Design fft_16, start of the top module:
module fft_16 #(
    parameter WD = 12,
    parameter WNRD = 9
)(
    input                  clk,
    input                  rst_n,
    input                  en,
    input  signed [WD-1:0] sin_re,
    input  signed [WD-1:0] sin_im,
    output signed [WD-1:0] sout_re,
    output signed [WD-1:0] sout_im
);
For scale: roughly 460 flip-flops, about 51 I/O pins.
Settings: LEC_CHECK=0, ABC_AREA=1, CAP_MARGIN=10, CELL_PAD_IN_SITES_DETAIL_PLACEMENT=2, CELL_PAD_IN_SITES_GLOBAL_PLACEMENT=0, CORE_ASPECT_RATIO=1.35, CORE_MARGIN=5, CORE_UTILIZATION=46, GPL_ROUTABILITY_DRIVEN=0, HOLD_SLACK_MARGIN=0.12, MIN_ROUTING_LAYER=met2, PLACE_DENSITY=0.82, SETUP_SLACK_MARGIN=-0.02, SLEW_MARGIN=5, TNS_END_PERCENT=70; clock period 12.0 ns.
run.sh (not shown) runs the stock make flow with config.mk's settings and CLKGATE_MAP_FILE=.
The starting point died in 3_5_place_dp on DPL-0033.
Rerun with:
- CAP_MARGIN: 10 -> 20
- CELL_PAD_IN_SITES_DETAIL_PLACEMENT: 2 -> not set
- CELL_PAD_IN_SITES_GLOBAL_PLACEMENT: 0 -> not set
- CORE_ASPECT_RATIO: 1.35 -> not set
- CORE_MARGIN: 5 -> 2
- CORE_UTILIZATION: 46 -> 72
- GPL_ROUTABILITY_DRIVEN: 0 -> not set
- HOLD_SLACK_MARGIN: 0.12 -> not set
- MAX_ROUTING_LAYER: not set -> met4
- MIN_ROUTING_LAYER: met2 -> not set
- PLACE_DENSITY: 0.82 -> not set
- PLACE_DENSITY_LB_ADDON: not set -> 0.01
- SETUP_SLACK_MARGIN: -0.02 -> 2.43
- SLEW_MARGIN: 5 -> 20
- TNS_END_PERCENT: 70 -> not set
- clock period: 12.0 -> 8.37 ns (I/O delays scaled with it)
After rerunning: This time the run finished with setup timing left. Die size drops by 38%. Synthesized cell count is unchanged. Synthesized area is unchanged.

* * *

Setup of zinc:
Starting RTL as in the previous note.
## fft_16
module fft_16 #(
    parameter WD = 12,
    parameter WNRD = 9
)(
    input                  clk,
    input                  rst_n,
    input                  en,
    input  signed [WD-1:0] sin_re,
    input  signed [WD-1:0] sin_im,
    output signed [WD-1:0] sout_re,
    output signed [WD-1:0] sout_im
);
    localparam W16_1_RE = 9'b011101100;
    localparam W16_1_IM = 9'b110011110;
    localparam W16_2_RE = 9'b010110101;
    localparam W16_2_IM = 9'b101001010;
    localparam W16_3_RE = 9'b001100001;
    localparam W16_3_IM = 9'b100010011;
    localparam W16_4_RE = 9'b000000000;
    localparam W16_4_IM = 9'b100000000;
    localparam W16_5_RE = 9'b110011110;
    localparam W16_5_IM = 9'b100010011;
    localparam W16_6_RE = 9'b101001010;
    localparam W16_6_IM = 9'b101001010;
    localparam W16_7_RE = 9'b100010011;
    localparam W16_7_IM = 9'b110011110;
    reg [3:0] count;
    reg  signed [WNRD-1:0] w1_re, w1_im, w2_re, w2_im;
    wire signed [WNRD-1:0] w3_re, w3_im;
    reg  signed [WD-1:0] d1_re [0:7];
    reg  signed [WD-1:0] d1_im [0:7];
    wire signed [WD-1:0] bf1_a_re;
    wire signed [WD-1:0] bf1_a_im;
    wire signed [WD-1:0] bf1_b_re;
    wire signed [WD-1:0] bf1_b_im;
    wire signed [WD-1:0] mux1_a_re;
    wire signed [WD-1:0] mux1_a_im;
    wire signed [WD-1:0] mux1_b_re;
    wire signed [WD-1:0] mux1_b_im;
    wire signed [WD-1:0] tf1_re;
    wire signed [WD-1:0] tf1_im;
    wire signed [WD-1:0] mux1_out_re;
    wire signed [WD-1:0] mux1_out_im;
    reg signed  [WD-1:0] stage1_out_re;
    reg signed  [WD-1:0] stage1_out_im;
    reg  signed [WD-1:0] d2_re [0:3];
    reg  signed [WD-1:0] d2_im [0:3];
    wire signed [WD-1:0] bf2_a_re;
    wire signed [WD-1:0] bf2_a_im;
    wire signed [WD-1:0] bf2_b_re;
    wire signed [WD-1:0] bf2_b_im;
    wire signed [WD-1:0] mux2_a_re;
    wire signed [WD-1:0] mux2_a_im;
    wire signed [WD-1:0] mux2_b_re;
  ...
export LEC_CHECK = 0
export CAP_MARGIN = 20
export CELL_PAD_IN_SITES_DETAIL_PLACEMENT = 0
export CELL_PAD_IN_SITES_GLOBAL_PLACEMENT = 0
export CORE_MARGIN = 2
export CORE_UTILIZATION = 66
export MIN_ROUTING_LAYER = met1
export PLACE_DENSITY_LB_ADDON = 0.09
export SLEW_MARGIN = 15
create_clock -name core_clock -period 4.87 [get_ports {clk}]
Complete run, failing final checks: zinc, reason setup timing.
[inputs] onyx vs zinc
==> flow/config.mk <==
export PLATFORM = sky130hd
export DESIGN_NAME = fft_16
export DESIGN_NICKNAME = fft_16
export VERILOG_FILES = /design/flow/design.v
export SDC_FILE = /design/flow/constraint.sdc
export NUM_CORES = 4
export LEC_CHECK = 0
export CAP_MARGIN = 20
export CORE_MARGIN = 2
export CORE_UTILIZATION = 71
export SETUP_SLACK_MARGIN = -0.47
export SLEW_MARGIN = 20
==> flow/constraint.sdc <==
create_clock -name core_clock -period 8.49 [get_ports {clk}]
set_input_delay 1.6980 -clock core_clock [delete_from_list [all_inputs] [get_ports {clk}]]
set_output_delay 1.6980 -clock core_clock [all_outputs]
set_load 0.01 [all_outputs]
## What came out
Of onyx and zinc, none finishes clean. zinc finished all stages; however, its layout fails the closing checks, the failures being setup timing. Of the two values seen for source of the critical timing path, sin_im[1] was produced by zinc and stage1_out_re[1] by onyx. onyx gives more met3 capacity usage during global routing than zinc did. Between zinc and onyx, the flow reports post-layout instance area decreasing by a few percent. Diff onyx..zinc | post-CTS clock slew at the launch and capture registers of the worst setup and hold paths | negligible. When onyx is set beside zinc, its utilization after layout turns out to be 2.7 points larger. Higher number of resized instances in the post-cts repair step goes to zinc over onyx. | total number of vias | zinc vs onyx | ≈ equal |.
Setup changes, onyx to willow
--- a/flow/config.mk
+++ b/flow/config.mk
@@ -9,4 +9,4 @@
 export CORE_MARGIN = 2
-export CORE_UTILIZATION = 71
-export SETUP_SLACK_MARGIN = -0.47
+export CORE_UTILIZATION = 72
+export SETUP_SLACK_MARGIN = -0.26
 export SLEW_MARGIN = 20
==> flow/constraint.sdc <==
create_clock -name core_clock -period 9.7 [get_ports {clk}]
set_input_delay 1.9400 -clock core_clock [delete_from_list [all_inputs] [get_ports {clk}]]
set_output_delay 1.9400 -clock core_clock [all_outputs]
set_load 0.01 [all_outputs]
Results
Status willow: flow complete, layout not clean - setup timing. Diff onyx and willow: critical path depth lower in onyx. onyx -> willow: non-clock buffer count decreased by more than a quarter. From onyx to willow the numbers moved as follows: signed area change from the synthesized netlist to the final layout now smaller, antenna violation net count after detailed routing held. Compared to onyx, willow was floorplanned on a smaller die. willow vs onyx, termination of the worst setup path: stage1_out_re[3] vs stage2_out_re[0]. willow vs. onyx: worst hold slack held, final instance count without filler cells went down 4.5%. willow ended with less count of final setup violators than onyx.
Changes in fjord relative to willow:
--- a/flow/config.mk
+++ b/flow/config.mk
@@ -7,6 +7,8 @@
 export LEC_CHECK = 0
-export CAP_MARGIN = 20
+export ABC_AREA = 1
+export CAP_MARGIN = 5
 export CORE_MARGIN = 2
-export CORE_UTILIZATION = 72
-export SETUP_SLACK_MARGIN = -0.26
+export CORE_UTILIZATION = 71
+export CTS_CLUSTER_DIAMETER = 236
+export SETUP_SLACK_MARGIN = -0.47
 export SLEW_MARGIN = 20
==> flow/constraint.sdc <==
create_clock -name core_clock -period 8.49 [get_ports {clk}]
set_input_delay 1.6980 -clock core_clock [delete_from_list [all_inputs] [get_ports {clk}]]
set_output_delay 1.6980 -clock core_clock [all_outputs]
set_load 0.01 [all_outputs]
Notes after the runs:
- fjord ran in full, but the layout does not pass; the checks complain about setup timing.
- In the tables for willow and fjord, synthesized-area fraction occupied by and/or/nand/nor cells reads lower with willow.
- Of willow and fjord, the lower gate count after technology mapping belongs to willow.
Input-level comparison between indigo and fjord:
--- a/flow/config.mk
+++ b/flow/config.mk
@@ -8,7 +8,9 @@
 export ABC_AREA = 1
-export CAP_MARGIN = 5
+export CAP_MARGIN = 20
 export CORE_MARGIN = 2
-export CORE_UTILIZATION = 71
-export CTS_CLUSTER_DIAMETER = 236
-export SETUP_SLACK_MARGIN = -0.47
+export CORE_UTILIZATION = 72
+export CTS_CLUSTER_DIAMETER = 263
+export CTS_CLUSTER_SIZE = 44
+export PLACE_DENSITY_LB_ADDON = 0.2
+export SETUP_SLACK_MARGIN = 1.7
 export SLEW_MARGIN = 20
==> flow/constraint.sdc <==
create_clock -name core_clock -period 6.63 [get_ports {clk}]
set_input_delay 1.3260 -clock core_clock [delete_from_list [all_inputs] [get_ports {clk}]]
set_output_delay 1.3260 -clock core_clock [all_outputs]
set_load 0.01 [all_outputs]
## What came out
- Status: indigo FAILED at global routing (tool error)
- As far as synthesized flop and latch total goes, indigo and fjord are indistinguishable; the numbers are identical.
- Reported for indigo and fjord, area after synthesis turned out identical to the last digit.
- fjord -> indigo: area fraction in full adders, half adders and majority gates delta 0, exact match
- Summary of indigo over fjord: number of clock buffers inserted by TritonCTS now sits lower; final estimated routing congestion in global placement increased by 0.038 relative to the old numbers; I/O pin total was more or less identical.
- indigo against fjord: number of H-tree branching levels went down by 1; placed instance area went up by 1900 µm²; area of the core went down by about 0.8%; area of the die went down by 1000 µm².
- Looking at number of setup buffers added after CTS, indigo sits 64 higher than fjord does.

* * *

fft_16 again, from the RTL that the note above started with.
==> flow/config.mk <==
export PLATFORM = sky130hd
export DESIGN_NAME = fft_16
export DESIGN_NICKNAME = fft_16
export VERILOG_FILES = /design/flow/design.v
export SDC_FILE = /design/flow/constraint.sdc
export NUM_CORES = 4
export LEC_CHECK = 0
export CAP_MARGIN = 20
export CORE_MARGIN = 2
export CORE_UTILIZATION = 67
export CTS_CLUSTER_SIZE = 99
export PLACE_DENSITY = 0.37
export SLEW_MARGIN = 20
==> flow/constraint.sdc <==
create_clock -name core_clock -period 11.0 [get_ports {clk}]
set_input_delay 2.2000 -clock core_clock [delete_from_list [all_inputs] [get_ports {clk}]]
set_output_delay 2.2000 -clock core_clock [all_outputs]
set_load 0.01 [all_outputs]
The first run went through all stages and came out clean.
Edit:
--- a/flow/config.mk
+++ b/flow/config.mk
@@ -8,6 +8,4 @@
 export CAP_MARGIN = 20
 export CORE_MARGIN = 2
-export CORE_UTILIZATION = 67
-export CTS_CLUSTER_SIZE = 99
-export PLACE_DENSITY = 0.37
+export CORE_UTILIZATION = 40
 export SLEW_MARGIN = 20
==> flow/constraint.sdc (replaced) <==
create_clock -name core_clock -period 10.7 [get_ports {clk}]
set_input_delay 2.1400 -clock core_clock [delete_from_list [all_inputs] [get_ports {clk}]]
set_output_delay 2.1400 -clock core_clock [all_outputs]
set_load 0.01 [all_outputs]
=>
- The changed run passed the timing, DRC and antenna checks
- core utilization shrinks by 29 points
- global-route usage is lower by 15 points
- die area rose by 66%
- design area goes up by 3.8%
- clock skew hardly moves
- non-clock buffer count went up by 64
- synthesized area is unchanged
- via count drops by 2.1%
- final cell count climbs by 11%
Edit:
--- a/flow/config.mk
+++ b/flow/config.mk
@@ -6,6 +6,9 @@
 export NUM_CORES = 4
 export LEC_CHECK = 0
-export CAP_MARGIN = 20
+export ABC_AREA = 1
+export CAP_MARGIN = 5
 export CORE_MARGIN = 2
-export CORE_UTILIZATION = 40
+export CORE_UTILIZATION = 71
+export CTS_CLUSTER_DIAMETER = 306
+export SETUP_SLACK_MARGIN = -0.47
 export SLEW_MARGIN = 20
==> flow/constraint.sdc (replaced) <==
create_clock -name core_clock -period 8.49 [get_ports {clk}]
set_input_delay 1.6980 -clock core_clock [delete_from_list [all_inputs] [get_ports {clk}]]
set_output_delay 1.6980 -clock core_clock [all_outputs]
set_load 0.01 [all_outputs]
Result:
- The new run finished with negative setup slack left
- routed wire length is higher by 30%
- critical path depth is lower by 5
- global-route usage is higher by 21 points
- via count is higher by 25%
- setup slack degrades by 1.5 ns
Edit:
--- a/flow/config.mk
+++ b/flow/config.mk
@@ -7,8 +7,11 @@
 export LEC_CHECK = 0
 export ABC_AREA = 1
-export CAP_MARGIN = 5
+export CAP_MARGIN = 20
 export CORE_MARGIN = 2
-export CORE_UTILIZATION = 71
-export CTS_CLUSTER_DIAMETER = 306
-export SETUP_SLACK_MARGIN = -0.47
+export CORE_UTILIZATION = 72
+export CTS_CLUSTER_DIAMETER = 359
+export CTS_CLUSTER_SIZE = 99
+export HOLD_SLACK_MARGIN = 0.28
+export PLACE_DENSITY = 0.37
+export SETUP_SLACK_MARGIN = -0.62
 export SLEW_MARGIN = 20
==> flow/constraint.sdc (replaced) <==
create_clock -name core_clock -period 6.88 [get_ports {clk}]
set_input_delay 1.3760 -clock core_clock [delete_from_list [all_inputs] [get_ports {clk}]]
set_output_delay 1.3760 -clock core_clock [all_outputs]
set_load 0.01 [all_outputs]
Effect: The changed run failed in 5_1_grt on GRT-0232; synthesized cell count does not change; synthesized area is unchanged; die area goes down by 1.4%.
Edit:
==> flow/config.mk (replaced) <==
export PLATFORM = sky130hd
export DESIGN_NAME = fft_16
export DESIGN_NICKNAME = fft_16
export VERILOG_FILES = /design/flow/design.v
export SDC_FILE = /design/flow/constraint.sdc
export NUM_CORES = 4
export LEC_CHECK = 0
export CAP_MARGIN = 20
export CORE_MARGIN = 2
export CORE_UTILIZATION = 72
export SLEW_MARGIN = 20
==> flow/constraint.sdc (replaced) <==
create_clock -name core_clock -period 8.67 [get_ports {clk}]
set_input_delay 1.7340 -clock core_clock [delete_from_list [all_inputs] [get_ports {clk}]]
set_output_delay 1.7340 -clock core_clock [all_outputs]
set_load 0.01 [all_outputs]
What happened:
- With this change the flow ran to the end with violations: negative setup slack
- die area came out lower slightly
- synthesized cell count came out lower by about a fifth
- area after synthesis came out lower slightly

* * *

Setup of job 6829:
fft_16 again, from the RTL that the note above started with.
clock: 9.39 ns
lec_check: 0
abc_area: 1
cap_margin: 20
cell_pad_in_sites_detail_placement: 0
cell_pad_in_sites_global_placement: 0
core_margin: 2
core_utilization: 70
cts_cluster_size: 74
min_routing_layer: met1
place_density_lb_addon: 0.09
setup_slack_margin: -0.02
slew_margin: 15
The final layout from job 6829, which completed every stage, passed the timing, DRC and antenna checks at the end of the flow.
Edits applied to the flow inputs when going from job 6829 to job 2630:
diff --git a/flow/config.mk b/flow/config.mk
--- a/flow/config.mk
+++ b/flow/config.mk
@@ -7,3 +7,2 @@
 export LEC_CHECK = 0
-export ABC_AREA = 1
 export CAP_MARGIN = 20
@@ -13,6 +12,5 @@
 export CORE_UTILIZATION = 70
-export CTS_CLUSTER_SIZE = 74
+export CTS_CLUSTER_SIZE = 33
 export MIN_ROUTING_LAYER = met1
 export PLACE_DENSITY_LB_ADDON = 0.09
-export SETUP_SLACK_MARGIN = -0.02
 export SLEW_MARGIN = 15
==> flow/constraint.sdc <==
create_clock -name core_clock -period 4.72 [get_ports {clk}]
set_input_delay 0.9440 -clock core_clock [delete_from_list [all_inputs] [get_ports {clk}]]
set_output_delay 0.9440 -clock core_clock [all_outputs]
set_load 0.01 [all_outputs]
==> results <==
- Job 2630 had finished all stages when the layout checks came back failing, citing setup timing.
- Min hold-critical path depth across job 6829 and job 2630: job 2630
- Taking job 6829 as the reference, in job 2630 area reported by Yosys stat shrank by 1.5%; number of failing setup endpoints in the final timing report has increased; total clock buffers created by CTS saw an increase; initial antenna violation count saw an increase.
- NOTE: measured slew at the worst slew-check pin in job 2630 falls short of that of job 6829
- Comparing job 2630 with job 6829, the clock latency at the later pin of the worst-skew pair came out essentially unchanged.
- Per the comparison of job 2630 with job 6829, met2 demand-to-capacity share in global routing now larger, final design instance area without fill rose 8.3%.
- Hold slack delta for job 2630 relative to job 6829: 37 ps higher
Edits applied to the flow inputs when going from job 2630 to job 3376:
==> flow/config.mk <==
export PLATFORM = sky130hd
export DESIGN_NAME = fft_16
export DESIGN_NICKNAME = fft_16
export VERILOG_FILES = /design/flow/design.v
export SDC_FILE = /design/flow/constraint.sdc
export NUM_CORES = 4
export LEC_CHECK = 0
export ABC_AREA = 1
export CAP_MARGIN = 20
export CORE_MARGIN = 2
export CORE_UTILIZATION = 72
export CTS_CLUSTER_DIAMETER = 209
export PLACE_DENSITY_LB_ADDON = 0.01
export SETUP_SLACK_MARGIN = -0.26
export SLEW_MARGIN = 20
==> flow/constraint.sdc <==
create_clock -name core_clock -period 9.7 [get_ports {clk}]
set_input_delay 1.9400 -clock core_clock [delete_from_list [all_inputs] [get_ports {clk}]]
set_output_delay 1.9400 -clock core_clock [all_outputs]
set_load 0.01 [all_outputs]
Findings:
In the metrics for job 3376 and job 2630, the one carrying the higher via-per-instance ratio is job 2630.
Looking at final number of setup-violating endpoints, job 3376 sits 48 below job 2630.
Global routing met2 resource utilization in job 3376 is 9.0 points lower than in job 2630
Compared with job 2630, job 3376 shows a gate count after technology mapping that is 997 higher.
Job 3376 reached the end of the flow, and the finished layout is clean on the timing, DRC and antenna checks.
Input changes introduced in job 9847 (baseline for comparison: job 3376):
diff --git a/flow/config.mk b/flow/config.mk
--- a/flow/config.mk
+++ b/flow/config.mk
@@ -11,5 +11,6 @@
 export CORE_UTILIZATION = 72
-export CTS_CLUSTER_DIAMETER = 209
+export CTS_CLUSTER_DIAMETER = 244
+export MAX_ROUTING_LAYER = met4
 export PLACE_DENSITY_LB_ADDON = 0.01
-export SETUP_SLACK_MARGIN = -0.26
+export SETUP_SLACK_MARGIN = 2.43
 export SLEW_MARGIN = 20
==> flow/constraint.sdc <==
create_clock -name core_clock -period 8.37 [get_ports {clk}]
set_input_delay 1.6740 -clock core_clock [delete_from_list [all_inputs] [get_ports {clk}]]
set_output_delay 1.6740 -clock core_clock [all_outputs]
set_load 0.01 [all_outputs]
==> results <==
- Although job 9847 finished all stages, its layout failed final checks on setup timing.
- Between job 9847 and job 3376, flop share of the area is higher for job 3376, job 9847 comes in under that.
- When job 9847 is measured against job 3376, its clock-cell share of area turns out 0.52 points lower.
- Between job 3376 and job 9847, the cell count went up.
- Of the two values seen for endpoint of the worst setup timing path, stage1_out_re[7] was produced by job 9847 and stage1_out_re[1] by job 3376.
Inputs modified between job 9847 and job 7371:
diff --git a/flow/config.mk b/flow/config.mk
--- a/flow/config.mk
+++ b/flow/config.mk
@@ -9,8 +9,11 @@
 export CAP_MARGIN = 20
+export CELL_PAD_IN_SITES_DETAIL_PLACEMENT = 0
+export CELL_PAD_IN_SITES_GLOBAL_PLACEMENT = 0
 export CORE_MARGIN = 2
 export CORE_UTILIZATION = 72
-export CTS_CLUSTER_DIAMETER = 244
+export CTS_CLUSTER_DIAMETER = 206
 export MAX_ROUTING_LAYER = met4
+export MIN_ROUTING_LAYER = met1
 export PLACE_DENSITY_LB_ADDON = 0.01
-export SETUP_SLACK_MARGIN = 2.43
-export SLEW_MARGIN = 20
+export SETUP_SLACK_MARGIN = 1.33
+export SLEW_MARGIN = 15
==> flow/constraint.sdc <==
create_clock -name core_clock -period 9.3 [get_ports {clk}]
set_input_delay 1.8600 -clock core_clock [delete_from_list [all_inputs] [get_ports {clk}]]
set_output_delay 1.8600 -clock core_clock [all_outputs]
set_load 0.01 [all_outputs]
## What came out
- Job 7371 closes out successfully: all stages finished, all timing, DRC and antenna checks passed.
- Job 7371: global-route track usage on met3 1.3 points below job 9847
- Job 7371 vs. job 9847: sequential share of layout area increased by 0.47 points relative to the old numbers.
